### flow/run.sh
#!/bin/bash
# the make line also repeats each setting of config.mk as NAME=value (left out here)
make -C /OpenROAD-flow-scripts/flow DESIGN_CONFIG=/design/flow/config.mk WORK_HOME=/design/flow/orfs CLKGATE_MAP_FILE= finish
### flow/config.mk
export PLATFORM = sky130hd
export DESIGN_NAME = IDP_encoder_42
export DESIGN_NICKNAME = IDP_encoder_42
export VERILOG_FILES = /design/flow/design.v
export SDC_FILE = /design/flow/constraint.sdc
export NUM_CORES = 4
export LEC_CHECK = 0
export ABC_AREA = 1
export CAP_MARGIN = 20
export CORE_MARGIN = 2
export CORE_UTILIZATION = 72
export CTS_CLUSTER_DIAMETER = 60
export CTS_CLUSTER_SIZE = 99
export PLACE_DENSITY = 0.43
export SLEW_MARGIN = 20
### flow/constraint.sdc
create_clock -name core_clock -period 67.0 [get_ports {clock}]
set_input_delay 13.4000 -clock core_clock [delete_from_list [all_inputs] [get_ports {clock}]]
set_output_delay 13.4000 -clock core_clock [all_outputs]
set_load 0.01 [all_outputs]
### flow/design.v
`timescale 1ns / 1ps
module IDP_encoder_42(   
    input wire[29 - 1 : 0] datain,     
    input wire clock,
    output reg[41:0] codeout     
    );
    reg [3:0] code_reg;
    wire [41 - 4 : 0] code_wire;     
    reg [27 - 1 : 0] r_msb;    
    always @(datain) begin       
        if(datain < 102334155) begin   
            code_reg[3:0] = 4'b0000;
            r_msb = datain; 
        end
        else if( (datain >= 102334155) && (datain < 165580141) ) begin
            code_reg[3:0] = 4'b0001;
            r_msb = datain - 63245986; 
        end
        else if( (datain >= 165580141) && (datain < 267914296) ) begin
            code_reg[3:0] = 4'b1000;
            r_msb = datain - 165580141; 
        end
        else if( (datain >= 267914296) && (datain < (165580141 * 2)) ) begin
            code_reg[3:0] = 4'b1001;
            r_msb = datain - 63245986 - 165580141; 
        end
        else if( (datain >= (165580141 * 2)) && (datain < 433494437) ) begin
            code_reg[3:0] = 4'b0011;
            r_msb = datain - 63245986 - 267914296; 
        end
        else if( (datain >= 433494437) && (datain < (267914296 * 2)) ) begin
            code_reg[3:0] = 4'b1100;
            r_msb = datain - 267914296 - 165580141; 
        end
        else if( (datain >= (267914296 * 2)) && (datain < (267914296 * 2 + 63245986)) ) begin
            code_reg[3:0] = 4'b0110;
            r_msb = datain - (267914296 * 2); 
        end
        else if( (datain >= (267914296 * 2 + 63245986)) && (datain < 701408733) ) begin
            code_reg[3:0] = 4'b0111;
            r_msb = datain - (267914296 * 2) - 63245986; 
        end
        else if( (datain >= 701408733) && (datain < (701408733 + 63245986)) ) begin
            code_reg[3:0] = 4'b1110;
            r_msb = datain - (267914296 * 2) - 165580141; 
        end
        else begin
            code_reg[3:0] = 4'b1111;
            r_msb = datain - (267914296 * 2) - 165580141 - 63245986; 
        end
    end
    wire [26 - 1 : 0] r37;
    wire [26 - 1 : 0] r36;
    wire [25 - 1 : 0] r35;
    wire [24 - 1 : 0] r34;
    wire [24 - 1 : 0] r33;
    wire [23 - 1 : 0] r32;
    wire [22 - 1 : 0] r31;
    wire [22 - 1 : 0] r30;
    wire [21 - 1 : 0] r29;
    wire [20 - 1 : 0] r28;
    wire [19 - 1 : 0] r27;
    wire [19 - 1 : 0] r26;
    wire [18 - 1 : 0] r25;
    wire [17 - 1 : 0] r24;
    wire [17 - 1 : 0] r23;
    wire [16 - 1 : 0] r22;
    wire [15 - 1 : 0] r21;
    wire [15 - 1 : 0] r20;
    wire [14 - 1 : 0] r19;
    wire [13 - 1 : 0] r18;
    wire [13 - 1 : 0] r17;
    wire [12 - 1 : 0] r16;
    wire [11 - 1 : 0] r15;
    wire [10 - 1 : 0] r14;
    wire [10 - 1 : 0] r13;
    wire [9 - 1 : 0] r12;
    wire [8 - 1 : 0] r11;
    wire [8 - 1 : 0] r10;
    wire [7 - 1 : 0] r09;
    wire [6 - 1 : 0] r08;
    wire [6 - 1 : 0] r07;
    wire [5 - 1 : 0] r06;
    wire [4 - 1 : 0] r05;
    wire [3 - 1 : 0] r04;
    wire [3 - 1 : 0] r03;
    wire [2 - 1 : 0] r02;
    wire [1 - 1 : 0] r01;
    assign r37 = (code_wire[37] == 0) ? (r_msb) : (r_msb - 39088169);
    assign r36 = (code_wire[36] == 0) ? (r37) : (r37 - 24157817);
    assign r35 = (code_wire[35] == 0) ? (r36) : (r36 - 14930352);
    assign r34 = (code_wire[34] == 0) ? (r35) : (r35 - 9227465);
    assign r33 = (code_wire[33] == 0) ? (r34) : (r34 - 5702887);
    assign r32 = (code_wire[32] == 0) ? (r33) : (r33 - 3524578);
    assign r31 = (code_wire[31] == 0) ? (r32) : (r32 - 2178309);
    assign r30 = (code_wire[30] == 0) ? (r31) : (r31 - 1346269);
    assign r29 = (code_wire[29] == 0) ? (r30) : (r30 - 832040);
    assign r28 = (code_wire[28] == 0) ? (r29) : (r29 - 514229);
    assign r27 = (code_wire[27] == 0) ? (r28) : (r28 - 317811);
    assign r26 = (code_wire[26] == 0) ? (r27) : (r27 - 196418);
    assign r25 = (code_wire[25] == 0) ? (r26) : (r26 - 121393);
    assign r24 = (code_wire[24] == 0) ? (r25) : (r25 - 75025);
    assign r23 = (code_wire[23] == 0) ? (r24) : (r24 - 46368);
    assign r22 = (code_wire[22] == 0) ? (r23) : (r23 - 28657);
    assign r21 = (code_wire[21] == 0) ? (r22) : (r22 - 17711);
    assign r20 = (code_wire[20] == 0) ? (r21) : (r21 - 10946);
    assign r19 = (code_wire[19] == 0) ? (r20) : (r20 - 6765);
    assign r18 = (code_wire[18] == 0) ? (r19) : (r19 - 4181);
    assign r17 = (code_wire[17] == 0) ? (r18) : (r18 - 2584);
    assign r16 = (code_wire[16] == 0) ? (r17) : (r17 - 1597);
    assign r15 = (code_wire[15] == 0) ? (r16) : (r16 - 987);
    assign r14 = (code_wire[14] == 0) ? (r15) : (r15 - 610);
    assign r13 = (code_wire[13] == 0) ? (r14) : (r14 - 377);
    assign r12 = (code_wire[12] == 0) ? (r13) : (r13 - 233);
    assign r11 = (code_wire[11] == 0) ? (r12) : (r12 - 144);
    assign r10 = (code_wire[10] == 0) ? (r11) : (r11 - 89);
    assign r09 = (code_wire[09] == 0) ? (r10) : (r10 - 55);
    assign r08 = (code_wire[08] == 0) ? (r09) : (r09 - 34);
    assign r07 = (code_wire[07] == 0) ? (r08) : (r08 - 21);
    assign r06 = (code_wire[06] == 0) ? (r07) : (r07 - 13);
    assign r05 = (code_wire[05] == 0) ? (r06) : (r06 - 8);
    assign r04 = (code_wire[04] == 0) ? (r05) : (r05 - 5);
    assign r03 = (code_wire[03] == 0) ? (r04) : (r04 - 3);
    assign r02 = (code_wire[02] == 0) ? (r03) : (r03 - 2);
    assign r01 = (code_wire[01] == 0) ? (r02) : (r02 - 1);
    assign code_wire[37] = (r_msb < 39088169) ? (0) : ( (r_msb >= 63245986) ? (1) : (code_reg[0]) );
    assign code_wire[36] = (r37 < 24157817) ? (0) : ( (r37 >= 39088169) ? (1) : (code_wire[37]) );
    assign code_wire[35] = (r36 < 14930352) ? (0) : ( (r36 >= 24157817) ? (1) : (code_wire[36]) );
    assign code_wire[34] = (r35 < 9227465) ? (0) : ( (r35 >= 14930352) ? (1) : (code_wire[35]) );
    assign code_wire[33] = (r34 < 5702887) ? (0) : ( (r34 >= 9227465) ? (1) : (code_wire[34]) );
    assign code_wire[32] = (r33 < 3524578) ? (0) : ( (r33 >= 5702887) ? (1) : (code_wire[33]) );
    assign code_wire[31] = (r32 < 2178309) ? (0) : ( (r32 >= 3524578) ? (1) : (code_wire[32]) );
    assign code_wire[30] = (r31 < 1346269) ? (0) : ( (r31 >= 2178309) ? (1) : (code_wire[31]) );
    assign code_wire[29] = (r30 < 832040) ? (0) : ( (r30 >= 1346269) ? (1) : (code_wire[30]) );
    assign code_wire[28] = (r29 < 514229) ? (0) : ( (r29 >= 832040) ? (1) : (code_wire[29]) );
    assign code_wire[27] = (r28 < 317811) ? (0) : ( (r28 >= 514229) ? (1) : (code_wire[28]) );
    assign code_wire[26] = (r27 < 196418) ? (0) : ( (r27 >= 317811) ? (1) : (code_wire[27]) );
    assign code_wire[25] = (r26 < 121393) ? (0) : ( (r26 >= 196418) ? (1) : (code_wire[26]) );
    assign code_wire[24] = (r25 < 75025) ? (0) : ( (r25 >= 121393) ? (1) : (code_wire[25]) );
    assign code_wire[23] = (r24 < 46368) ? (0) : ( (r24 >= 75025) ? (1) : (code_wire[24]) );
    assign code_wire[22] = (r23 < 28657) ? (0) : ( (r23 >= 46368) ? (1) : (code_wire[23]) );
    assign code_wire[21] = (r22 < 17711) ? (0) : ( (r22 >= 28657) ? (1) : (code_wire[22]) );
    assign code_wire[20] = (r21 < 10946) ? (0) : ( (r21 >= 17711) ? (1) : (code_wire[21]) );
    assign code_wire[19] = (r20 < 6765) ? (0) : ( (r20 >= 10946) ? (1) : (code_wire[20]) );
    assign code_wire[18] = (r19 < 4181) ? (0) : ( (r19 >= 6765) ? (1) : (code_wire[19]) );
    assign code_wire[17] = (r18 < 2584) ? (0) : ( (r18 >= 4181) ? (1) : (code_wire[18]) );
    assign code_wire[16] = (r17 < 1597) ? (0) : ( (r17 >= 2584) ? (1) : (code_wire[17]) );
    assign code_wire[15] = (r16 < 987) ? (0) : ( (r16 >= 1597) ? (1) : (code_wire[16]) );
    assign code_wire[14] = (r15 < 610) ? (0) : ( (r15 >= 987) ? (1) : (code_wire[15]) );
    assign code_wire[13] = (r14 < 377) ? (0) : ( (r14 >= 610) ? (1) : (code_wire[14]) );
    assign code_wire[12] = (r13 < 233) ? (0) : ( (r13 >= 377) ? (1) : (code_wire[13]) );
    assign code_wire[11] = (r12 < 144) ? (0) : ( (r12 >= 233) ? (1) : (code_wire[12]) );
    assign code_wire[10] = (r11 < 89) ? (0) : ( (r11 >= 144) ? (1) : (code_wire[11]) );
    assign code_wire[9] = (r10 < 55) ? (0) : ( (r10 >= 89) ? (1) : (code_wire[10]) );
    assign code_wire[8] = (r09 < 34) ? (0) : ( (r09 >= 55) ? (1) : (code_wire[9]) );
    assign code_wire[7] = (r08 < 21) ? (0) : ( (r08 >= 34) ? (1) : (code_wire[8]) );
    assign code_wire[6] = (r07 < 13) ? (0) : ( (r07 >= 21) ? (1) : (code_wire[7]) );
    assign code_wire[5] = (r06 < 8) ? (0) : ( (r06 >= 13) ? (1) : (code_wire[6]) );
    assign code_wire[4] = (r05 < 5) ? (0) : ( (r05 >= 8) ? (1) : (code_wire[5]) );
    assign code_wire[3] = (r04 < 3) ? (0) : ( (r04 >= 5) ? (1) : (code_wire[4]) );
    assign code_wire[2] = (r03 < 2) ? (0) : ( (r03 >= 3) ? (1) : (code_wire[3]) );
    assign code_wire[1] = (r02 < 1) ? (0) : ( (r02 >= 2) ? (1) : (code_wire[2]) );
    assign code_wire[0] = r01;
    always @(posedge clock) begin
        codeout[41 - 4 : 0] <= code_wire;
        codeout[41 : 41 - 3] <= code_reg;
    end
endmodule
==> reports/notes.md, run 1 <==
Per the timing report, the biggest fanout along the worst path comes to 35. For hold timing, the worst endpoint is codeout[40]. The most used standard cell by instance count after synthesis was nand2_1. The tools report the category of the worst setup path capture point as a register. The number of instances in the placed design came out at 7399. The chip width was 234 µm; the ratio of final minimum period to clock period was 92.6%. In this run the clock root is driven by a clkbuf_16.

According to the finish report, the design has a final net count of 6843. The yosys cell count is 6794, and the final worst hold slack is 14200 ps. The finished layout cell area was 0.0380 mm². With the detailed-route DRC error count at 0, the number of rows in the core area is 84.

The tally of buffers added on design ports is 71, and the count of tool warnings is 79. From synthesis to final layout, the design area changed by -0.154%. The actual slew at the worst max-slew pin is 799 ps.

In this run the mean area of a mapped cell was 5.61 µm². Detailed placement reports a standard cell area of 0.0378 mm². Before placement the cells fill 72.7% of the core. For reference, the final report shows the max-slew violation count at 0. For the worst max-slew margin expressed relative to the limit, the log shows 46.3%. Derived from the worst setup path, the maximum achievable clock frequency is 16.1 MHz.

Async set or reset register ratio after synthesis: 0%. The final route contains 42700 vias. With the xor/xnor share of the synthesized area at 4.88%, the average wire per standard cell is 14.6 µm. The critical path is of the input port to register type. The number of nets handed over by synthesis was 6914. For the total grt overflow, the log shows 0. The total of warnings raised by yosys came out at 1.

In the post-synthesis netlist, the biggest area contributors are nand2_1 20%, nand2_2 11%, nand3_1 9.6%. The total negative slack for setup checks is 0 ps.

The tools report the required time at the worst-slack endpoint as 67300 ps. The stat command in Yosys gives a chip area of 0.0381 mm². The share of synthesized cell area in and, or, nand and nor gates is 68.3%.

Looking at area per cell type in the netlist, the leader is nand2_1. In this run the biggest area consumer among cell types represents 20.1% of the synthesized area. The post-CTS hold buffer count recorded in the log is 0. The most frequent cell on the critical path is nand2_1. For the layout filler cell count, the log shows 4896. The logs give 4970 ps for the least setup slack across all paths after layout and 87300 µm for the placed wire-length estimate. For the number of global-route vias before repair, the log shows 37300. The most used flip-flop cell was dfxtp_1. The run finished with no timing, DRC or antenna violations. The die outline area is 0.0548 mm², and the data arrival time of the worst path is 62330 ps.

The tools report the initial antenna violation count as 0. The run gives 0.0524 mm² for the area of the placeable core. The total CTS buffers is 5. Per the hold report, the tightest min-delay path originates at datain[27]. OpenSTA lists the critical path endpoint as codeout[0].

For this design the top-level I/O count stands at 72. TritonCTS built the clock tree. The antenna violation net count after detailed routing is 0. The tools report the detailed-route wire length as 108000 µm.

After synthesis the cells add up to 0.0381 mm². With the mux cell area share after synthesis at 0%, the total iterations of the first detailed-routing run is 6. The longest incremental delay of any stage on the critical path is reported as 800 ps. Per Yosys stat, the portion of area used by sequential elements is 2.21%. The tools report the kind of start point of the critical path as an input port. Clock tree synthesis found a total of 42 sinks. The category of cells accounting for the largest share of critical-path delay was simple AND/OR/NAND/NOR gates. The AND-OR/OR-AND share of the synthesized area is 7.12%, and the total global routing track utilization is 37.8%. Kind of path behind the tightest hold check: input port to register.

The run gives 3998 as the violation count after the first detailed-route iteration. The worst path in the final design needs a cycle of 62030 ps, including I/O delays and setup.

After synthesis, the largest family of logic cells by area is simple AND/OR/NAND/NOR gates. The wire length of the first global-routing pass was 176000 µm. For the number of max-capacitance violations reported, the log shows 0. The clock-pin slew on the worst setup and hold paths is 100 ps.

The arithmetic-cell share of the synthesized area counting full adders, half adders and majority gates came out at 2.96%. In this run the number of cells on the critical path is 370. The logs give 6794 for the cell count after synthesis and 83 for the distinct cell type count of the synthesized netlist. The H-tree was split into 2 levels. Yosys mapped a number of flops with a built-in enable equal to 0. Counting flops and latches in the post-synthesis netlist gives 42. The final report gives the core utilization as 72.5%. For the hold violation count in the final report, the log shows 0. In the synthesized netlist, the cells that appear most often are 2039 x nand2_1, 732 x nand3_1, 640 x nand2_2. The run gives 234 µm for the height of the die. Before CTS, the worst setup slack after placement is 2970 ps. 0 antenna diodes ended up in the layout. With the pin count of the biggest net entering global routing at 36, the number of standard cells in the layout, taps in and fillers out is 7412.

Counting both buffers and inverters, the worst setup path holds a total of 54. Counting instances, the worst hold path has a depth of 5. The final weighted congestion in routability-driven placement was 1.04; the count of final setup violators was 0. The cell type of the slowest stage on the worst timing path is clkdlybuf4s50_1.

The longest clock path from root to sink contains 2 buffers. Using the TritonRoute via totals, the vias-per-cell ratio works out to 5.76. The tools report the start point of the critical path as datain[3].
[repair_timing]
action                                  CTS  global route
setup buffers                             0             0
endpoints found under the setup margin    0             7
resized                                   0            17
[area by class of cell]
type | instances | area, µm² | area share (%)
Clock buffer | 5 | 125 | 0.329
Tap cell | 688 | 861 | 2.26
Inverter | 905 | 3600 | 9.47
Timing Repair Buffer | 74 | 733 | 1.93
Sequential cell | 42 | 841 | 2.21
Multi-Input combinational cell | 5695 | 31900 | 83.7
Clock inverter | 3 | 23.8 | 0.0625
[routing by layer]
layer / wire length, µm / up-vias / track usage, %
li1: - / 21400 / -
met1: 47100 / 19200 / 50.2
met2: 49300 / 1783 / 63.8
met3: 8070 / 273 / 3.33
met4: 3670 / 0 / 13.1
met5: 0 / - / 0
==> inputs of run 2 (changes only) <==
Settings changed: ABC_AREA 1 to 0, CTS_CLUSTER_DIAMETER 60 to 389, CTS_CLUSTER_SIZE 99 to 100, PLACE_DENSITY 0.43 to 0.38, TNS_END_PERCENT set to 10.
Clock period 67.0 ns to 34.5 ns, I/O delays scaled along.
==> reports/notes.md, run 2 <==
Tally of buffers added on design ports: 71 (unchanged). Async set or reset register ratio after synthesis: 0% (unchanged). The share of synthesized area occupied by flip-flops and latches came out at 1.93% (-0.27 points). The run gives 0.0600 mm² (+14%) as the area of the placeable core. For reference, the top cells by area after synthesis are xnor2_1 9.2%, nor2_1 4.8%, nand2_1 4.0%.

The arithmetic-cell share of the synthesized area counting full adders, half adders and majority gates is 2.62% (-0.34 points). The synthesis run identifies the leading combinational cell family as AND-OR/OR-AND gates. The tools report the yosys cell count as 6063 (-11%).

The number of synthesized flops with an enable pin came out at 0 (unchanged). The mux cell area share after synthesis was 4.07% (+4.1 points); the xor/xnor share of the synthesized area was 13.8% (+8.9 points). The number of rows in the core area is 90 (+7.1%). The tool reported: "[ERROR DPL-0038] Utilization greater than 100%, impossible to legalize". The final weighted congestion in routability-driven placement was 1.22 (+17%); the area reported by Yosys stat was 0.0435 mm² (+14%).

The most used flip-flop cell was dfxtp_1. The total I/O pin count is 72 (unchanged). The run stopped with a tool error. The average footprint of a synthesized cell is 7.17 µm² (+28%), and the distinct cell type count of the synthesized netlist is 213 (+160%). Initial cell density of the core: 72.4% (-0.23 points). Among all cell types in the netlist, the one instantiated most often is nor2_1.

The run gives 1 (unchanged) for the total of warnings raised by yosys. The commonest cells after synthesis are 551 x nor2_1, 467 x nand2_1, 457 x xnor2_1. The tools report the die outline area as 0.0624 mm² (+14%). The area fraction of the dominant cell type after synthesis is 9.21% (-11 points). The height of the die came out at 250 µm (+6.7%).

The flow stopped in 3_5_place_dp. For the floorplan net count, the log shows 6184 (-11%). Cell count after synthesis: 6063 (-11%). The largest area contributor in the synthesized netlist was xnor2_1. The total of flip-flops plus latches after synthesis was 42 (unchanged); the share of synthesized cell area in and, or, nand and nor gates was 30.1% (-38 points). The area of the mapped netlist came out at 0.0435 mm² (+14%). The AND-OR/OR-AND share of the synthesized area came out at 40.1% (+33 points). The chip width came out at 250 µm (+6.7%).
## run 2: stage by stage
step	setup slack (ps)	area (µm²)
after global placement	-20050	65300
after floorplan	-24810	45300
==> inputs of run 3 (changes only) <==
Settings changed: CAP_MARGIN 20 to 25, CELL_PAD_IN_SITES_GLOBAL_PLACEMENT set to 0, CORE_UTILIZATION 72 to 70, CTS_CLUSTER_DIAMETER 389 to 294, CTS_CLUSTER_SIZE 100 to 20, GPL_ROUTABILITY_DRIVEN set to 1, GPL_TIMING_DRIVEN set to 1, MAX_ROUTING_LAYER set to met4, PLACE_DENSITY 0.38 to not set, TNS_END_PERCENT 10 to 30.
Clock period 34.5 ns to 70.5 ns, I/O delays scaled along.
==> reports/notes.md, run 3 <==
For the number of global-route vias before repair, the log shows 47500. Average wire per standard cell: 22.6 µm. The run gives 97.4% for the ratio of final minimum period to clock period. At the pin with the least slew margin, the transition time is 1030 ps.

The distinct cell type count of the synthesized netlist was 213 (unchanged). The final weighted congestion in routability-driven placement is 1.19 (-2.7%), and the area of the placeable core is 0.0616 mm² (+2.6%). The floorplan net count is 6184 (unchanged). For the initial cell density of the core, the log shows 70.6% (-1.9 points). The worst path in the final design needs a cycle of 68640 ps, including I/O delays and setup. The timing report lists the critical path depth as 243 cells.

The number of instances in the placed design is 7046. The largest area contributor in the synthesized netlist was xnor2_1.

The post-CTS hold buffer count recorded in the log is 0. For the total I/O pin count, the log shows 72 (unchanged). Category of the worst setup path capture point: a register. The tally of buffers added on design ports was 71 (unchanged). The area reported by Yosys stat is 0.0435 mm² (unchanged), and the count of final max-slew check failures is 0.

With the delay contributed by the slowest stage of the critical path at 680 ps, the violation count after the first detailed-route iteration is 9043. Per the post-CTS timing run, clock transition at the registers of the reported paths is 110 ps.

The most used flip-flop cell after synthesis is dfxtp_1. The total of flip-flops plus latches after synthesis works out to 42 (unchanged). The run gives 0 as the number of max-capacitance violations reported. The tools report the total of warnings raised by yosys as 1 (unchanged). The number of buffers and inverters on the critical path is 39.

The least setup slack across all paths after layout is 1860 ps. Per the detail_route report, DRC violations left total 0. Tracing the worst setup path back leads to its startpoint at datain[2]. The first TritonRoute pass finished after 17 iterations.

The worst max-slew margin expressed relative to the limit was 30.6%; the area fraction of the dominant cell type after synthesis was 9.21% (unchanged). The number of standard cells in the layout, taps in and fillers out is 7152. The maximum clock path buffer count is 2.

Based on the critical path, the design can be clocked at up to 14.6 MHz. In this design, the largest share of critical-path delay is due to AND-OR/OR-AND gates. For this run, the total global-route usage over all layers was measured as 47.4%. The count of cells along the worst hold path was 5. The critical path class is input port to register. Looking at the hold checks, the worst path lands on codeout[40]. The main area contributors are xnor2_1 9.2%, nor2_1 4.8%, nand2_1 4.0%.

The flow ran to the end and the layout has no timing, DRC or antenna violations. The share of synthesized area occupied by flip-flops and latches came out at 1.93% (unchanged). The average footprint of a synthesized cell was 7.17 µm² (unchanged); the AND-OR/OR-AND share of the synthesized area was 40.1% (unchanged).

For the area of the mapped netlist, the log shows 0.0435 mm² (unchanged). The run gives 42 for the clock net sink count. After routing, the total negative slack on setup checks comes to 0 ps.

The xor/xnor share of the synthesized area works out to 13.8% (unchanged). Cell type of the slowest stage on the worst timing path: or4b_4. The area taken by sequential standard cells is reported as 841 µm². The run gives 1 for the initial antenna violation count. The arithmetic-cell share of the synthesized area counting full adders, half adders and majority gates is 2.62% (unchanged), and the largest fanout of any net on the critical path is 22.

TritonCTS built the clock tree. Nets still carrying antenna violations after routing amount to 0. In the final layout, the multi-input gates occupy 0.0410 mm². The number of rows in the core area was 91 (+1.1%).

In this run the most critical hold path is launched from datain[27]. The die outline area was 0.0641 mm² (+2.8%); the setup slack at placement was -1960 ps. The final layout report lists a filler cell count of 4719. Warnings raised by the tools during the run amount to 82. Hold timing on the final database bottoms out at a slack of 14840 ps. Per the detail_route report, vias per standard cell equal 7.51. With the number of synthesized flops with an enable pin at 0 (unchanged), the detailed-route via count is 53700. The capture point of the critical path was reported as codeout[0]. The async set or reset register ratio after synthesis is 0% (unchanged). Most used standard cell by instance count after synthesis: nor2_1. With the share of synthesized cell area in and, or, nand and nor gates at 30.1% (unchanged), the area growth from synthesis to layout is 11.2%. The run gives 6063 (unchanged) for the cell count after synthesis. The worst setup path is launched from an input port.

The yosys cell count was 6063 (unchanged); the total CTS buffers was 5. The chip width was 253 µm (+1.4%). From the final report, the count of setup violators was given as 0. Counting endpoints that fail hold in the final report gives 0.

In this run the clock root is driven by a clkbuf_16. Main kind of combinational logic by area: AND-OR/OR-AND gates. The mux cell area share after synthesis was 4.07% (unchanged). The worst hold path belongs to the class input port to register.

Height of the die: 253 µm (+1.4%). The run gives 247000 µm for the wire length of the first global-routing pass. The final layout contains 6434 nets.

Data arrival time of the worst path: 68910 ps. By count the netlist is led by 551 x nor2_1, 467 x nand2_1, 457 x xnor2_1. For this run the detailed placement stage logged an HPWL of 121000 µm. The critical path endpoint has a required time of 70760 ps.

The global route stage reports its total congestion overflow as 0. Entering global routing, the biggest net connects 39 pins.

Among the stages of the critical path, the cell type that occurs most often is inv_1. The final layout contains routed wiring with a total length of 162000 µm. In this run the number of H-tree levels came out at 2.
## run 3: per-stage QoR
| step | util, % | area [µm²] |
|---|---|---|
| detailed placement | 74.7 | 46000 |
| global route | 78.5 | 48300 |
| finish | 78.5 | 48300 |
| CTS | 75.2 | 46300 |
| global placement | 74.7 | 46000 |
| floorplan | - | 43800 |
## run 3: routing by layer
| layer | track usage, % | part of all wire (%) | vias to the layer above | wire length, µm |
|---|---|---|---|---|
| li1 | - | - | 23900 | - |
| met5 | - | 0 | - | 0 |
| met4 | 22.8 | 5.9 | 0 | 9510 |
| met2 | 72.2 | 43 | 4092 | 69600 |
| met3 | 10.3 | 12 | 922 | 20000 |
| met1 | 59.2 | 39 | 24800 | 62500 |
## run 3: layout make-up
cell class              instances  share of cell area, %
diodes                          1                0.00518
clock buffers                   5                  0.259
clock inverters                 3                 0.0492
inverters                     217                   1.81
multi-input cells            5495                   84.9
flip-flops and latches         42                   1.74
well taps                     837                   2.17
repair buffers                552                   9.11
## run 3: timing repair
item	4_1_cts	5_1_grt
pin swaps	2	69
setup endpoints to repair	6	8
resized	26	259
buffers inserted	5	87
cloned	0	2
==> inputs of run 4 (changes only) <==
Settings changed: CAP_MARGIN 25 to 10, CELL_PAD_IN_SITES_GLOBAL_PLACEMENT 0 to 2, CORE_UTILIZATION 70 to 19, CTS_CLUSTER_DIAMETER 294 to 60, CTS_CLUSTER_SIZE 20 to 10, GPL_ROUTABILITY_DRIVEN 1 to 0, GPL_TIMING_DRIVEN 1 to 0, MAX_ROUTING_LAYER met4 to met5, PLACE_DENSITY set to 0.81, SLEW_MARGIN 20 to 0.
Clock period 70.5 ns to 43.1 ns, I/O delays scaled along.
==> reports/notes.md, run 4 <==
The flow ran to the end, but the layout failed its checks. The layout checks failed on setup timing. The run gives 40.1% (unchanged) for the AND-OR/OR-AND share of the synthesized area. Setup repair after global routing could not meet its margin everywhere.

The antenna violation net count after detailed routing came out at 0 (unchanged). The ratio of final minimum period to clock period is 144% (+46 points), and the data arrival time of the worst path is 62180 ps (-6730 ps). The area fraction of the dominant cell type after synthesis is 9.21% (unchanged). The average footprint of a synthesized cell is 7.17 µm² (unchanged), and the finished layout cell area is 0.0578 mm² (+20%). After layout, the minimum clock period comes to 61850 ps. The run gives 6063 (unchanged) for the cell count after synthesis.

The tally of buffers added on design ports was 62 (-13%); the chip width was 482 µm (+90%).

The final core area utilization is 25.4% (-53 points). With the count of tool warnings at 82 (unchanged), the height of the die is 482 µm (+90%). The total global routing track utilization is 15.1% (-32 points).

For reference, the critical path is captured by codeout[0]. The distinct cell type count of the synthesized netlist was 213 (unchanged). The synthesis stats list as the most numerous cell nor2_1. The logs give 1 (unchanged) for the total of warnings raised by yosys and 0.227 mm² (+270%) for the area of the placeable core.

The most critical setup path has its startpoint at datain[9]. The required time at the worst-slack endpoint came out at 43420 ps (-27340 ps). The worst max-slew margin expressed relative to the limit is 24.6% (-6.0 points).

The number of rows in the core area is 175 (+92%), and the number of cells on the critical path is 274 (+13%). The delay contributed by the slowest stage of the critical path is 610 ps (-70 ps), and the maximum frequency from static timing analysis is 16.2 MHz. TritonCTS built the clock tree. The mux cell area share after synthesis works out to 4.07% (unchanged). The total of flip-flops plus latches after synthesis was 42 (unchanged); the area growth from synthesis to layout was 33.0%.

The share of synthesized cell area in and, or, nand and nor gates is 30.1% (unchanged), and the count of final setup violators is 20 (+20). The total grt overflow came out at 0 (unchanged). Ranked by total cell area, the synthesized netlist is headed by xnor2_1 9.2%, nor2_1 4.8%, nand2_1 4.0%.

The share of synthesized area occupied by flip-flops and latches was 1.93% (unchanged); the yosys cell count was 6063 (unchanged). Wire length of the first global-routing pass: 289000 µm (+17%). The tools report the placed wire-length estimate as 144000 µm (+19%). The cell area after placement is 0.0496 mm² (+7.8%), and the detailed-route via count is 52500 (-2.4%). The xor/xnor share of the synthesized area is 13.8% (unchanged). The clock-pin slew on the worst setup and hold paths is 110 ps (about the same). The number of max-capacitance violations reported was 0 (unchanged); the actual slew at the worst max-slew pin was 1120 ps (+88.1 ps). Per the CTS log, the root buffer master is clkbuf_16.

The run gives 5.44 (-28%) for the mean number of vias per cell. The post-cts hold-fix buffer tally was 0 (unchanged). The most used flip-flop cell is dfxtp_1.

Area of the mapped netlist: 0.0435 mm² (unchanged). The tightest min-delay check is of the input port to register type. The number of synthesized flops with an enable pin is 0 (unchanged). The violation count after the first detailed-route iteration is 5081 (-44%). The category of the worst setup path capture point is a register. The category of cells accounting for the largest share of critical-path delay was AND-OR/OR-AND gates. The run gives 0.233 mm² (+260%) as the die outline area. Per the hold report, the tightest min-delay path originates at datain[19]. The arithmetic-cell share of the synthesized area counting full adders, half adders and majority gates was 2.62% (unchanged). Count of cells along the worst hold path: 9 (+4).

The kind of start point of the critical path was an input port. The run gives 19.1% (-51 points) as the initial cell density of the core. The logs give 0 (unchanged) for the hold violation count in the final report and 6184 (unchanged) for the floorplan net count. With the detailed-route wire length at 188000 µm (+17%), the total I/O pin count is 72 (unchanged). The clock net sink count was 42 (unchanged).

The critical path class is input port to register. The total iterations of the first detailed-routing run is 7 (-10). The destination of the worst hold path was codeout[41]. On the critical path, the stage with the largest delay is an instance of nor4b_1. The least setup slack across all paths after layout was -18750 ps (-20610 ps); the pin count of the biggest net entering global routing was 16 (-59%). For the initial antenna violation count, the log shows 5 (+4).

With the antenna cell count at 0 (-1), the average wire per standard cell is 19.6 µm (-13%). The deepest level of the CTS H-tree was 2 (unchanged); the detailed-route DRC error count was 0 (unchanged). The buffer and inverter count on the worst path is 69 (+77%).

The async set or reset register ratio after synthesis came out at 0% (unchanged). The run gives 49400 (+4.0%) as the number of global-route vias before repair. The final-stage net count is 6749 (+4.9%). The run gives 5 (unchanged) as the total CTS buffers.

The area reported by Yosys stat was 0.0435 mm² (unchanged). The tools report the maximum clock path buffer count as 2 (unchanged). The main kind of combinational logic by area is AND-OR/OR-AND gates. The commonest cells after synthesis are 551 x nor2_1, 467 x nand2_1, 457 x xnor2_1.

Per the synthesis report, the dominant area consumer among library cells is xnor2_1. The largest fanout of any net on the critical path works out to 10 (-55%). The count of final max-slew check failures is 0 (unchanged).
==> run 4: per-stage QoR <==
step | worst slack [ps] | setup TNS [ps] | instances | hold slack (ps)
after global placement | -30430 | -469840 | 9134 | 9360
after CTS | -19400 | -249890 | 9435 | 9160
final | -18750 | -238500 | 9638 | 9320
after floorplan | -17930 | -221570 | 6063 | 8920
after global routing | -20850 | -270570 | 9638 | 9360
after detailed placement | -30680 | -472150 | 9134 | 9350
==> run 4: what timing repair did <==
action / CTS / global route
gates cloned: 1 / 2
setup buffers: 296 / 209
pin swaps: 225 / 216
resized: 543 / 290
setup endpoints to repair: 24 / 21
==> run 4: per-layer routing <==
metal / track usage (%) / wire length, µm / up-vias
li1: - / - / 24500
met1: 20.7 / 85000 / 25500
met2: 24.2 / 84900 / 2035
met3: 1.91 / 12200 / 380
met4: 5.20 / 6380 / 2
met5: 0 / 12 / -
==> run 4: area by class of cell <==
class	instances	area, µm²
multi-input cells	5493	44600
well taps	3009	3760
clock inverters	3	25.0
fillers	24700	170000
plain buffers	301	3010
clock buffers	5	125
inverters	217	931
repair buffers	568	4500
flip-flops and latches	42	841
==> inputs of run 5 (changes only) <==
Settings changed: ABC_AREA 0 to 1, CAP_MARGIN 10 to 20, CELL_PAD_IN_SITES_GLOBAL_PLACEMENT 2 to not set, CORE_UTILIZATION 19 to 72, CTS_CLUSTER_DIAMETER 60 to 212, CTS_CLUSTER_SIZE 10 to 98, GPL_ROUTABILITY_DRIVEN 0 to not set, GPL_TIMING_DRIVEN 0 to not set, MAX_ROUTING_LAYER met5 to not set, PLACE_DENSITY 0.81 to not set, SLEW_MARGIN 0 to 20, TNS_END_PERCENT 30 to not set.
Clock period 43.1 ns to 26.9 ns, I/O delays scaled along.
==> reports/notes.md, run 5 <==
The cell count after synthesis was 6794 (+12%). The mux cell area share after synthesis works out to 0% (-4.1 points). With the share of synthesized cell area in and, or, nand and nor gates at 68.3% (+38 points), the average footprint of a synthesized cell is 5.61 µm² (-22%). The tools report the initial cell density of the core as 72.7% (+54 points). The number of synthesized flops with an enable pin works out to 0 (unchanged).

The area of the mapped netlist is 0.0381 mm² (-12%). The run gives 84 (-52%) as the number of rows in the core area. The xor/xnor share of the synthesized area is 4.88% (-8.9 points). Per the synthesis report, the dominant area consumer among library cells is nand2_1. The floorplan net count was 6914 (+12%); the area fraction of the dominant cell type after synthesis was 20.1% (+11 points). AND-OR/OR-AND share of the synthesized area: 7.12% (-33 points). Height of the die: 234 µm (-51%). Tally of buffers added on design ports: 71 (+15%). Of the combinational cells, the family taking the most area is simple AND/OR/NAND/NOR gates. The arithmetic-cell share of the synthesized area counting full adders, half adders and majority gates is 2.96% (+0.34 points). The first error in the log reads "[ERROR DPL-0038] Utilization greater than 100%, impossible to legalize".

For the yosys cell count, the log shows 6794 (+12%). The area of the placeable core is 0.0524 mm² (-77%). According to the logs, the last stage reached was 3_5_place_dp. The async set or reset register ratio after synthesis is 0% (unchanged). The congestion estimate from routability-driven global placement came to 1.13. For the area reported by Yosys stat, the log shows 0.0381 mm² (-12%).

The run gives 42 (unchanged) for the total of flip-flops plus latches after synthesis. Sorting the synthesized cells by how often they occur yields 2039 x nand2_1, 732 x nand3_1, 640 x nand2_2. For the distinct cell type count of the synthesized netlist, the log shows 83 (-61%). The run gives 2.21% (+0.27 points) as the share of synthesized area occupied by flip-flops and latches. Total I/O pin count: 72 (unchanged). The flow did not finish. Sorting the synthesized cells by area gives the leading types as nand2_1 20%, nand2_2 11%, nand3_1 9.6%.

The die outline area is 0.0548 mm² (-76%). Most used flip-flop cell: dfxtp_1. The total of warnings raised by yosys came out at 1 (unchanged). By instance count, the leading cell after synthesis is nand2_1. The chip width works out to 234 µm (-51%).
[run 5: metrics by stage]
stage	cells	hold WS, ps	TNS (ps)
2_1_floorplan	6794	5680	-174970
3_3_place_gp	9351	6120	-191890
==> inputs of run 6 (changes only) <==
Settings changed: CORE_UTILIZATION 72 to 64, CTS_CLUSTER_DIAMETER 212 to 60, CTS_CLUSTER_SIZE 98 to 99.
Clock period 26.9 ns to 18.7 ns, I/O delays scaled along.
==> reports/notes.md, run 6 <==
Cell count after synthesis: 6794 (unchanged). The tools report the initial cell density of the core as 64.7% (-8.0 points). The area of the mapped netlist is 0.0381 mm² (unchanged).

The run stopped with a tool error. The run gives 0.0615 mm² (+12%) for the die outline area. The number of synthesized flops with an enable pin is 0 (unchanged). The synthesis run shows the most used standard cells to be 2039 x nand2_1, 732 x nand3_1, 640 x nand2_2. With the chip width at 248 µm (+6.0%), the average footprint of a synthesized cell is 5.61 µm² (unchanged). The run gives 6914 (unchanged) as the floorplan net count.

The mux cell area share after synthesis came out at 0% (unchanged). The flow stopped in 4_1_cts. The run gives 83 (unchanged) as the distinct cell type count of the synthesized netlist. The logs give -24840 ps for the setup slack at placement and 89 (+6.0%) for the number of rows in the core area. The most used flip-flop cell is dfxtp_1. Yosys shows that the main logic family after synthesis is simple AND/OR/NAND/NOR gates. The run gives 1.07 (-4.5%) as the final weighted congestion in routability-driven placement. The tally of buffers added on design ports was 71 (unchanged). The number of instances in the placed design is 9471. The async set or reset register ratio after synthesis was 0% (unchanged).

Sorting the synthesized cells by area gives the leading types as nand2_1 20%, nand2_2 11%, nand3_1 9.6%. The most used standard cell by instance count after synthesis is nand2_1. The share of synthesized area occupied by flip-flops and latches is 2.21% (unchanged). The largest area contributor in the synthesized netlist is nand2_1.

The first error in the log reads "[ERROR DPL-0038] Utilization greater than 100%, impossible to legalize". The tools report the total I/O pin count as 72 (unchanged). Height of the die: 248 µm (+6.0%). The total of flip-flops plus latches after synthesis was 42 (unchanged); the yosys cell count was 6794 (unchanged). The AND-OR/OR-AND share of the synthesized area was 7.12% (unchanged). The area reported by Yosys stat is 0.0381 mm² (unchanged), and the share of synthesized cell area in and, or, nand and nor gates is 68.3% (unchanged). The arithmetic-cell share of the synthesized area counting full adders, half adders and majority gates was 2.96% (unchanged). The total of warnings raised by yosys was 1 (unchanged); the area fraction of the dominant cell type after synthesis was 20.1% (unchanged). In the placement report, post-DP HPWL is listed as 135000 µm.

The tools report the area of the placeable core as 0.0589 mm² (+12%). The xor/xnor share of the synthesized area is 4.88% (unchanged).
## run 6: per-stage QoR
step / cell area (µm²) / TNS (ps)
after global placement: 54600 / -361800
after detailed placement: 54600 / -431460
after floorplan: 39600 / -329630
==> inputs of run 7 (changes only) <==
Settings changed: CAP_MARGIN 20 to 5, CORE_UTILIZATION 64 to 72, CTS_CLUSTER_DIAMETER 60 to 229, CTS_CLUSTER_SIZE 99 to 54, HOLD_SLACK_MARGIN set to -0.09, PLACE_DENSITY set to 0.65.
Clock period 18.7 ns to 38.1 ns, I/O delays scaled along.
==> reports/notes.md, run 7 <==
The flow did not finish. The flow halted during 3_5_place_dp. The tool reported: "[ERROR DPL-0038] Utilization greater than 100%, impossible to legalize".

The average footprint of a synthesized cell was 5.61 µm² (unchanged); the area of the placeable core was 0.0524 mm² (-11%). The total of flip-flops plus latches after synthesis works out to 42 (unchanged). With the final weighted congestion in routability-driven placement at 1.11 (+3.5%), the height of the die is 234 µm (-5.6%). The distinct cell type count of the synthesized netlist was 83 (unchanged). Yosys reports that the most numerous cell types are 2039 x nand2_1, 732 x nand3_1, 640 x nand2_2.

The floorplan net count is 6914 (unchanged), and the share of synthesized cell area in and, or, nand and nor gates is 68.3% (unchanged). The tally of buffers added on design ports is 71 (unchanged). The synthesis report lists the most area-consuming cells as nand2_1 20%, nand2_2 11%, nand3_1 9.6%. The total I/O pin count was 72 (unchanged); the cell count after synthesis was 6794 (unchanged).

The arithmetic-cell share of the synthesized area counting full adders, half adders and majority gates was 2.96% (unchanged). Looking at the cell usage after synthesis, the top flip-flop cell is dfxtp_1. The chip width works out to 234 µm (-5.6%). For the initial cell density of the core, the log shows 72.7% (+8.0 points). The largest area contributor in the synthesized netlist is nand2_1. The run gives 84 (-5.6%) as the number of rows in the core area.

The tools report the yosys cell count as 6794 (unchanged). Mux cell area share after synthesis: 0% (unchanged). Grouping non-sequential cells by family puts the most area in simple AND/OR/NAND/NOR gates. For the die outline area, the log shows 0.0548 mm² (-11%).

The AND-OR/OR-AND share of the synthesized area is 7.12% (unchanged), and the area of the mapped netlist is 0.0381 mm² (unchanged). The share of synthesized area occupied by flip-flops and latches is 2.21% (unchanged). The tools report the area reported by Yosys stat as 0.0381 mm² (unchanged). Among all cell types in the netlist, the one instantiated most often is nand2_1. With the xor/xnor share of the synthesized area at 4.88% (unchanged), the async set or reset register ratio after synthesis is 0% (unchanged). The tools report the total of warnings raised by yosys as 1 (unchanged). The area fraction of the dominant cell type after synthesis was 20.1% (unchanged).

Number of synthesized flops with an enable pin: 0 (unchanged).
[run 7: through the flow]
step | area (µm²) | hold WS (ps) | setup TNS [ps]
floorplan | 39500 | 7920 | -36260
global placement | 54400 | 8360 | -46970
==> inputs of run 8 (changes only) <==
Settings changed: ABC_AREA 1 to not set, CAP_MARGIN 5 to 20, CELL_PAD_IN_SITES_DETAIL_PLACEMENT set to 0, CORE_ASPECT_RATIO set to 0.88, CORE_UTILIZATION 72 to 67, CTS_CLUSTER_DIAMETER 229 to 60, CTS_CLUSTER_SIZE 54 to 69, HOLD_SLACK_MARGIN -0.09 to not set, MAX_ROUTING_LAYER set to met4, PLACE_DENSITY 0.65 to not set, PLACE_DENSITY_LB_ADDON set to 0.02, SETUP_SLACK_MARGIN set to 5.0, TNS_END_PERCENT set to 80.
Clock period 38.1 ns to 84.7 ns, I/O delays scaled along.
==> reports/notes.md, run 8 <==
The cell area after placement is 0.0436 mm².

Among all stages on the critical path, the largest delay is contributed by or4b_4. The final weighted congestion in routability-driven placement was 1.08 (-3.2%). The critical path class was input port to register. Summed over all nets, the half-perimeter wirelength after detailed placement is 122000 µm. The mux cell area share after synthesis is 4.07% (+4.1 points), and the total I/O pin count is 72 (unchanged). The start point of the critical path is datain[1]. For met1 alone, demand over resource in global routing was 64.9%. The antenna cell count is 0, and the wire length of the first global-routing pass is 250000 µm. The total of flip-flops plus latches after synthesis came out at 42 (unchanged).

Cell count after synthesis: 6063 (-11%). The main kind of combinational logic by area was AND-OR/OR-AND gates. The tools report the total grt overflow as 0.

The category of cells accounting for the largest share of critical-path delay is AND-OR/OR-AND gates. For the detailed-route via count, the log shows 52500. The CTS root buffer is clkbuf_16.

On the final layout, the worst hold slack is 17980 ps. Dividing the detail-routed via count by the number of cells gives 7.61.

The final timing report derives a shortest allowable period of 77070 ps. Hold violation count in the final report: 0. The finished design was reported to have a net count of 6165.

The run finished with no timing, DRC or antenna violations. For reference, the final report shows the max-slew violation count at 0. The height of the die is 243 µm (+3.8%), and the chip width is 276 µm (+18%). The critical path contains buffers and inverters numbering 38 combined. The run gives 0 as the number of max-capacitance violations reported. The run gives 2.62% (-0.34 points) for the arithmetic-cell share of the synthesized area counting full adders, half adders and majority gates.

The most frequent cell on the critical path is ha_1. The type recorded for the worst min-delay path is input port to register. The initial antenna violation count was 0; the deepest level of the CTS H-tree was 2. Number of rows in the core area: 87 (+3.6%).

The first TritonRoute pass finished after 8 iterations. Sorting the synthesized cells by how often they occur yields 551 x nor2_1, 467 x nand2_1, 457 x xnor2_1. Per the hold report, the tightest min-delay path originates at datain[18]. The worst max-slew margin expressed relative to the limit is 21.0%.

The commonest register cell is dfxtp_1. The run gives 0.0641 mm² (+22%) for the area of the placeable core. The final report gives the standard cell area, fillers excluded, as 0.0461 mm². The post-cts hold-fix buffer tally is 0.

STA classifies the critical path endpoint as a register. The final timing report counts setup violations totalling 0. With the total of warnings raised by yosys at 1 (unchanged), the maximum clock path buffer count is 2. The timing report gives the clock slew at the launch and capture registers of the worst setup and hold paths as 120 ps. For the detailed-route DRC error count, the log shows 0. Looking at the gate-level netlist, the highest instance count belongs to nor2_1.

The async set or reset register ratio after synthesis is 0% (unchanged). In the post-route report, total wirelength is listed as 162000 µm. Hold analysis shows the worst path with a depth of 5. With the total negative slack for setup checks at 0 ps, the required time at the worst-slack endpoint is 84950 ps.

The run gives 1.93% (-0.27 points) as the share of synthesized area occupied by flip-flops and latches. The run gives 0.0435 mm² (+14%) as the area reported by Yosys stat. For the fraction of met3 tracks used by global routing, the log shows 12.7%.

Compared with the post-synthesis result, the final layout area differs by 6.09%. The area fraction of the dominant cell type after synthesis came out at 9.21% (-11 points). According to the timing report, the arrival time at the worst endpoint equals 77320 ps. With the tally of buffers added on design ports at 71 (unchanged), the met2 demand-to-capacity share in global routing is 63.7%. Setup repair after global routing left no endpoint under its margin.

The longest incremental delay of any stage on the critical path is reported as 600 ps. Prior to clock tree synthesis, the placed netlist has a worst setup slack of 1710 ps. Dividing the detail-routed wire length by the instance count gives 23.4 µm. According to the timing report, the critical path is captured at codeout[0].

The run gives 6184 (-11%) as the floorplan net count. Peak-usage layer in the global routing report: met1. Per the TritonCTS log, the buffer count is 5.

The ratio of final minimum period to clock period is 91.0%. The distinct cell type count of the synthesized netlist was 213 (+160%). In the post-synthesis netlist, the biggest area contributors are xnor2_1 9.2%, nor2_1 4.8%, nand2_1 4.0%. The share of synthesized cell area in and, or, nand and nor gates is 30.1% (-38 points), and the initial cell density of the core is 67.8% (-4.9 points). The die outline area is 0.0669 mm² (+22%).

The worst setup path is launched from an input port. The destination of the worst hold path was codeout[38]. For the area of the mapped netlist, the log shows 0.0435 mm² (+14%). The antenna violation net count after detailed routing is 0.

The yosys cell count was 6063 (-11%). The run gives 13.8% (+8.9 points) for the xor/xnor share of the synthesized area. In this build the clock could be raised as far as 13.0 MHz.

Of all cell types, the one taking the most synthesized area is xnor2_1. The run gives 45400 for the number of global-route vias before repair. Setup slack on the critical path of the routed design comes to 7630 ps. At the pin with the least slew margin, the transition time is 1170 ps. For the total global routing track utilization, the log shows 45.9%. The critical path runs through a total of 257 cells. The average footprint of a synthesized cell works out to 7.17 µm² (+28%). The run gives 40.1% (+33 points) for the AND-OR/OR-AND share of the synthesized area.

Entering global routing, the biggest net connects 44 pins. The clock net sink count was 42; the largest fanout of any net on the critical path was 43. After the first detailed-routing iteration, the DRC count stood at 8274.

TritonCTS built the clock tree. The final core area utilization came out at 71.9%. The number of warnings reported in the stage logs is 79.

The number of synthesized flops with an enable pin was 0 (unchanged).
run 8: routing by layer:
layer	wire [µm]	part of all wire, %	vias up
met5	0	0	-
li1	-	-	23400
met4	5130	3.2	0
met1	67300	42	24500
met2	65600	41	3956
met3	23500	15	550
run 8: layout make-up:
cell class	instances	area [µm²]
Timing Repair Buffer	281	2320
Multi-Input combinational cell	5497	40800
Sequential cell	42	841
Clock buffer	5	125
Clock inverter	3	48.8
Tap cell	845	1060
Inverter	217	903
Fill cell	5422	18000
run 8: repair_timing:
item | 4_1_cts | 5_1_grt
endpoints found under the setup margin | 7 | 9
gates cloned | 1 | 3
pin swaps | 7 | 45
setup buffers | 8 | 101
gates resized | 48 | 231
run 8: metrics by stage:
step | cells
after floorplan | 6063
final | 6890
after global routing | 6890
after CTS | 6786
after global placement | 6769
after detailed placement | 6769
==> inputs of run 9 (changes only) <==
Settings changed: CELL_PAD_IN_SITES_DETAIL_PLACEMENT 0 to not set, CORE_ASPECT_RATIO 0.88 to not set, CORE_UTILIZATION 67 to 66, CTS_CLUSTER_DIAMETER 60 to 291, CTS_CLUSTER_SIZE 69 to 21, MAX_ROUTING_LAYER met4 to not set, PLACE_DENSITY_LB_ADDON 0.02 to not set, SETUP_SLACK_MARGIN 5.0 to not set, TNS_END_PERCENT 80 to not set.
Clock period 84.7 ns to 70.0 ns, I/O delays scaled along.
==> reports/notes.md, run 9 <==
The flow ran to the end and the layout has no timing, DRC or antenna violations. For the worst min-delay path, the startpoint reported by OpenROAD is datain[14]. According to the timing report, the critical path is captured at codeout[0]. The xor/xnor share of the synthesized area is 13.8% (unchanged).

The share of synthesized area occupied by flip-flops and latches is 1.93% (unchanged). Average wire per standard cell: 22.4 µm (-4.5%). The buffer and inverter count on the worst path was 37 (-2.6%).

The tally of buffers added on design ports was 71 (unchanged). The area of the mapped netlist came out at 0.0435 mm² (unchanged). With the count of final max-slew check failures at 0 (unchanged), the detailed-route DRC error count is 0 (unchanged). The initial cell density of the core is 66.4% (-1.4 points), and the wire length of the first global-routing pass is 247000 µm (-1.2%).

With the total of flip-flops plus latches after synthesis at 42 (unchanged), the floorplan net count is 6184 (unchanged). Total global routing track utilization: 43.5% (-2.4 points). The initial antenna violation count is 2 (+2).

The kind of path behind the tightest hold check is input port to register. The critical path class is input port to register. The synthesis stats list as the most numerous cell nor2_1. The post-cts hold-fix buffer tally is 0 (unchanged). The hold violation count in the final report came out at 0 (unchanged).

The tools report the die outline area as 0.0679 mm² (+1.5%). The delay contributed by the slowest stage of the critical path is 580 ps (-20 ps), and the total CTS buffers is 5 (unchanged). The worst setup path is captured at a register. The area growth from synthesis to layout was 12.5%; the actual slew at the worst max-slew pin was 1120 ps (-48.7 ps). The final weighted congestion in routability-driven placement is 1.09 (+1.4%), and the number of standard cells in the layout, taps in and fillers out is 7213 (+4.7%).

For the detailed-route via count, the log shows 52800 (+0.71%). Number of global-route vias before repair: 46500 (+2.5%). The kind of start point of the critical path was an input port. The antenna violation net count after detailed routing is 0 (unchanged).

Yosys attributes the largest share of cell area to xnor2_1 9.2%, nor2_1 4.8%, nand2_1 4.0%. Grouping stages by cell kind, the critical path spends the most delay in AND-OR/OR-AND gates. The number of rows in the core area is 94 (+8.0%). The number of synthesized flops with an enable pin is 0 (unchanged). The run gives 1 (unchanged) for the total of warnings raised by yosys.

Number of instances in the placed design: 7088 (+4.7%). The critical path starts at datain[1]. The run gives 6063 (unchanged) for the cell count after synthesis. For this run, the leading register cell type out of synthesis is dfxtp_1. The run gives 2 (unchanged) for the maximum clock path buffer count. The count of tool warnings is 81 (+2.5%), and the area reported by Yosys stat is 0.0435 mm² (unchanged).

The distinct cell type count of the synthesized netlist is 213 (unchanged). The largest fanout of any net on the critical path works out to 14 (-67%). The area of combinational cells with multiple inputs is 0.0412 mm² (+1.0%). The total I/O pin count is 72 (unchanged), and the count of cells along the worst hold path is 6 (+1). The average footprint of a synthesized cell was 7.17 µm² (unchanged). In the hold report, the worst path ends at codeout[41]. With the deepest level of the CTS H-tree at 2 (unchanged), the AND-OR/OR-AND share of the synthesized area is 40.1% (unchanged). The clock-pin slew on the worst setup and hold paths was 110 ps (about the same); the worst max-slew margin expressed relative to the limit was 24.9% (+3.9 points). The pin count of the biggest net entering global routing is 39 (-11%). The maximum frequency from static timing analysis is 14.7 MHz. With the least setup slack across all paths after layout at 2080 ps (-5550 ps), the final-stage net count is 6467 (+4.9%). The run gives 261 µm (+7.3%) for the height of the die. The tools report the setup slack at placement as -1740 ps (-3450 ps). The required time at the worst-slack endpoint is 70250 ps (-14700 ps). For the detailed-route wire length, the log shows 162000 µm (about the same).

With the placed wire-length estimate at 123000 µm (+1.3%), the count of final setup violators is 0 (unchanged). With the area fraction of the dominant cell type after synthesis at 9.21% (unchanged), the clock net sink count is 42 (unchanged). The area of the placeable core is 0.0655 mm² (+2.2%).

The number of max-capacitance violations reported is 0 (unchanged). After layout, the minimum clock period comes to 67920 ps. The area taken by flip-flops and latches was 841 µm² (unchanged); the final core area utilization was 74.6% (+2.7 points). The total grt overflow came out at 0 (unchanged). The run gives 97.0% (+6.0 points) for the ratio of final minimum period to clock period. For reference, the top logic cell family by area is AND-OR/OR-AND gates. TritonCTS built the clock tree. The run gives 2.62% (unchanged) for the arithmetic-cell share of the synthesized area counting full adders, half adders and majority gates.

With the violation count after the first detailed-route iteration at 7416 (-10%), the async set or reset register ratio after synthesis is 0% (unchanged). Ranked by instance count, the synthesized netlist is headed by 551 x nor2_1, 467 x nand2_1, 457 x xnor2_1. Largest area contributor in the synthesized netlist: xnor2_1. The tools report the layout filler cell count as 5433 (+0.20%).

The CTS root buffer was clkbuf_16. The run gives 68170 ps (-9150 ps) as the data arrival time of the worst path. The mux cell area share after synthesis works out to 4.07% (unchanged). The cell type of the slowest stage on the worst timing path was a2111o_2. The tools report the total iterations of the first detailed-routing run as 9 (+1). The number of cells on the critical path came out at 246 (-4.3%). The yosys cell count was 6063 (unchanged). The chip width is 261 µm (-5.4%). The mean number of vias per cell works out to 7.32 (-3.8%). Share of synthesized cell area in and, or, nand and nor gates: 30.1% (unchanged).
-- run 9: timing repair --
action	CTS	global route
endpoints found under the setup margin	5	8
resized	34	266
setup buffers	2	108
pin swaps	2	87
cloned	0	5
-- run 9: per-layer routing --
| metal | track usage (%) | share of wire [%] |
|---|---|---|
| met2 | 69.0 | 44 |
| met1 | 57.2 | 40 |
| met5 | 0 | 0.0068 |
| met3 | 6.90 | 11 |
| met4 | 21.0 | 5.6 |
-- run 9: final cells by class --
cell class	count	share of cell area, %
timing repair inverter	1	0.0102
tap	864	2.21
sequential	42	1.72
multi-input combinational	5497	84.3
inverter	217	1.80
antenna	2	0.0102
timing repair buffer	582	9.54
clock inverter	3	0.141
clock buffer	5	0.256
-- run 9: per-stage QoR --
step	TNS (ps)	instance area (µm²)	hold WS [ps]
6_report	0	48900	14820
3_3_place_gp	-216	46300	14730
5_1_grt	-1320	48900	14880
2_1_floorplan	0	43800	14300
3_5_place_dp	-6720	46300	14730
4_1_cts	0	46600	15020
==> inputs of run 10 (changes only) <==
Settings changed: CORE_UTILIZATION 66 to 68, CTS_CLUSTER_DIAMETER 291 to 197, CTS_CLUSTER_SIZE 21 to 29, MAX_ROUTING_LAYER set to met4, SETUP_SLACK_MARGIN set to 5.0.
Clock period 70.0 ns to 67.0 ns, I/O delays scaled along.
==> reports/notes.md, run 10 <==
The tool reported: "[ERROR GRT-0232] Routing congestion too high. Check the congestion heatmap in the GUI". Main kind of combinational logic by area: AND-OR/OR-AND gates. Floorplan net count: 6184 (unchanged). The xor/xnor share of the synthesized area works out to 13.8% (unchanged). In this run the clock root is driven by a clkbuf_16. The tally of buffers added on design ports works out to 71 (unchanged).

The logs give 1 (unchanged) for the total of warnings raised by yosys and 2 (unchanged) for the deepest level of the CTS H-tree. The placed wire-length estimate is 127000 µm (+3.2%). Average footprint of a synthesized cell: 7.17 µm² (unchanged). With the arithmetic-cell share of the synthesized area counting full adders, half adders and majority gates at 2.62% (unchanged), the maximum clock path buffer count is 2 (unchanged). The AND-OR/OR-AND share of the synthesized area is 40.1% (unchanged).

The tools report the area reported by Yosys stat as 0.0435 mm² (unchanged). The total I/O pin count was 72 (unchanged); the chip width was 257 µm (-1.5%). The height of the die works out to 257 µm (-1.5%).

After global routing the overflow that remains totals 766. The clock net sink count is 42 (unchanged). The most used flip-flop cell was dfxtp_1.

For the area of the mapped netlist, the log shows 0.0435 mm² (unchanged). Number of synthesized flops with an enable pin: 0 (unchanged). For reference, the top cells by count after synthesis are 551 x nor2_1, 467 x nand2_1, 457 x xnor2_1.

The tools report the share of synthesized area occupied by flip-flops and latches as 1.93% (unchanged). The run gives 30.1% (unchanged) for the share of synthesized cell area in and, or, nand and nor gates. The tools report the total CTS buffers as 5 (unchanged). The total of flip-flops plus latches after synthesis is 42 (unchanged), and the yosys cell count is 6063 (unchanged). The most used standard cell by instance count after synthesis was nor2_1. Area fraction of the dominant cell type after synthesis: 9.21% (unchanged). The run stopped with a tool error. The distinct cell type count of the synthesized netlist came out at 213 (unchanged). The mux cell area share after synthesis is 4.07% (unchanged). The synthesized design spends more area on one cell type than any other, namely xnor2_1.

The final weighted congestion in routability-driven placement was 1.17 (+7.1%). The last stage the flow got to is 5_1_grt. The tools report the die outline area as 0.0660 mm² (-2.9%). The logs give 79.3% for the total global routing track utilization and 0.0631 mm² (-3.7%) for the area of the placeable core. The cell count after synthesis was 6063 (unchanged); the number of rows in the core area was 92 (-2.1%).

Async set or reset register ratio after synthesis: 0% (unchanged). The tools report the initial cell density of the core as 68.9% (+2.6 points). Sorting the synthesized cells by area gives the leading types as xnor2_1 9.2%, nor2_1 4.8%, nand2_1 4.0%.
[run 10: stage by stage]
stage	cells	TNS [ps]	setup slack (ps)	cell area (µm²)
after floorplan	6063	0	1190	45300
after global placement	7090	-1600	-526	47600
after detailed placement	7090	-10550	-2310	47600
after CTS	7373	0	5020	52200
[run 10: per-layer routing]
metal  GRT overflow  global-route usage (%)
met3             70                    59.8
met5              -                       -
met1             44                    78.8
met2            440                    96.9
met4            212                    74.6
[run 10: repair_timing]
item | CTS
setup endpoints to repair | 10
pin swaps | 236
cloned | 9
hold buffers | 0
gates resized | 474
setup buffers | 266
==> inputs of run 11 (changes only) <==
Settings changed: CTS_CLUSTER_DIAMETER 197 to 291, CTS_CLUSTER_SIZE 29 to 21, SETUP_SLACK_MARGIN 5.0 to not set.
Clock period 67.0 ns to 58.8 ns, I/O delays scaled along.
==> reports/notes.md, run 11 <==
The number of synthesized flops with an enable pin was 0 (unchanged). The logs give 6063 (unchanged) for the yosys cell count and 1 (unchanged) for the total of warnings raised by yosys. The xor/xnor share of the synthesized area came out at 13.8% (unchanged).

Post-synth the commonest register cell is dfxtp_1. The area reported by Yosys stat came out at 0.0435 mm² (unchanged). The total of flip-flops plus latches after synthesis is 42 (unchanged), and the tally of buffers added on design ports is 71 (unchanged). The tools report the area of the placeable core as 0.0631 mm² (unchanged).

Initial cell density of the core: 68.9% (unchanged). The tool reported: "[ERROR DPL-0038] Utilization greater than 100%, impossible to legalize". nor2_1 is the most common cell in the netlist. Die outline area: 0.0660 mm² (unchanged).

The async set or reset register ratio after synthesis came out at 0% (unchanged). The main area contributors are xnor2_1 9.2%, nor2_1 4.8%, nand2_1 4.0%. The AND-OR/OR-AND share of the synthesized area works out to 40.1% (unchanged). The flow did not finish. The largest area contributor in the synthesized netlist is xnor2_1. The height of the die is 257 µm (unchanged). The synthesis run shows the most used standard cells to be 551 x nor2_1, 467 x nand2_1, 457 x xnor2_1. The area of the mapped netlist came out at 0.0435 mm² (unchanged). The total I/O pin count was 72 (unchanged); the arithmetic-cell share of the synthesized area counting full adders, half adders and majority gates was 2.62% (unchanged). The share of synthesized area occupied by flip-flops and latches is 1.93% (unchanged), and the distinct cell type count of the synthesized netlist is 213 (unchanged).

The number of rows in the core area was 92 (unchanged). The cell count after synthesis is 6063 (unchanged). For the final weighted congestion in routability-driven placement, the log shows 1.20 (+2.8%). The flow stopped in 3_5_place_dp. Area fraction of the dominant cell type after synthesis: 9.21% (unchanged).

Of the combinational cells, the family taking the most area is AND-OR/OR-AND gates. Share of synthesized cell area in and, or, nand and nor gates: 30.1% (unchanged). The average footprint of a synthesized cell is 7.17 µm² (unchanged). The run gives 6184 (unchanged) as the floorplan net count. The chip width is 257 µm (unchanged), and the mux cell area share after synthesis is 4.07% (unchanged).
run 11: through the flow:
stage / instance area (µm²) / setup TNS, ps / std cells / hold slack (ps)
after global placement: 63500 / -3410 / 9193 / 12500
after floorplan: 45300 / -34780 / 6063 / 12060
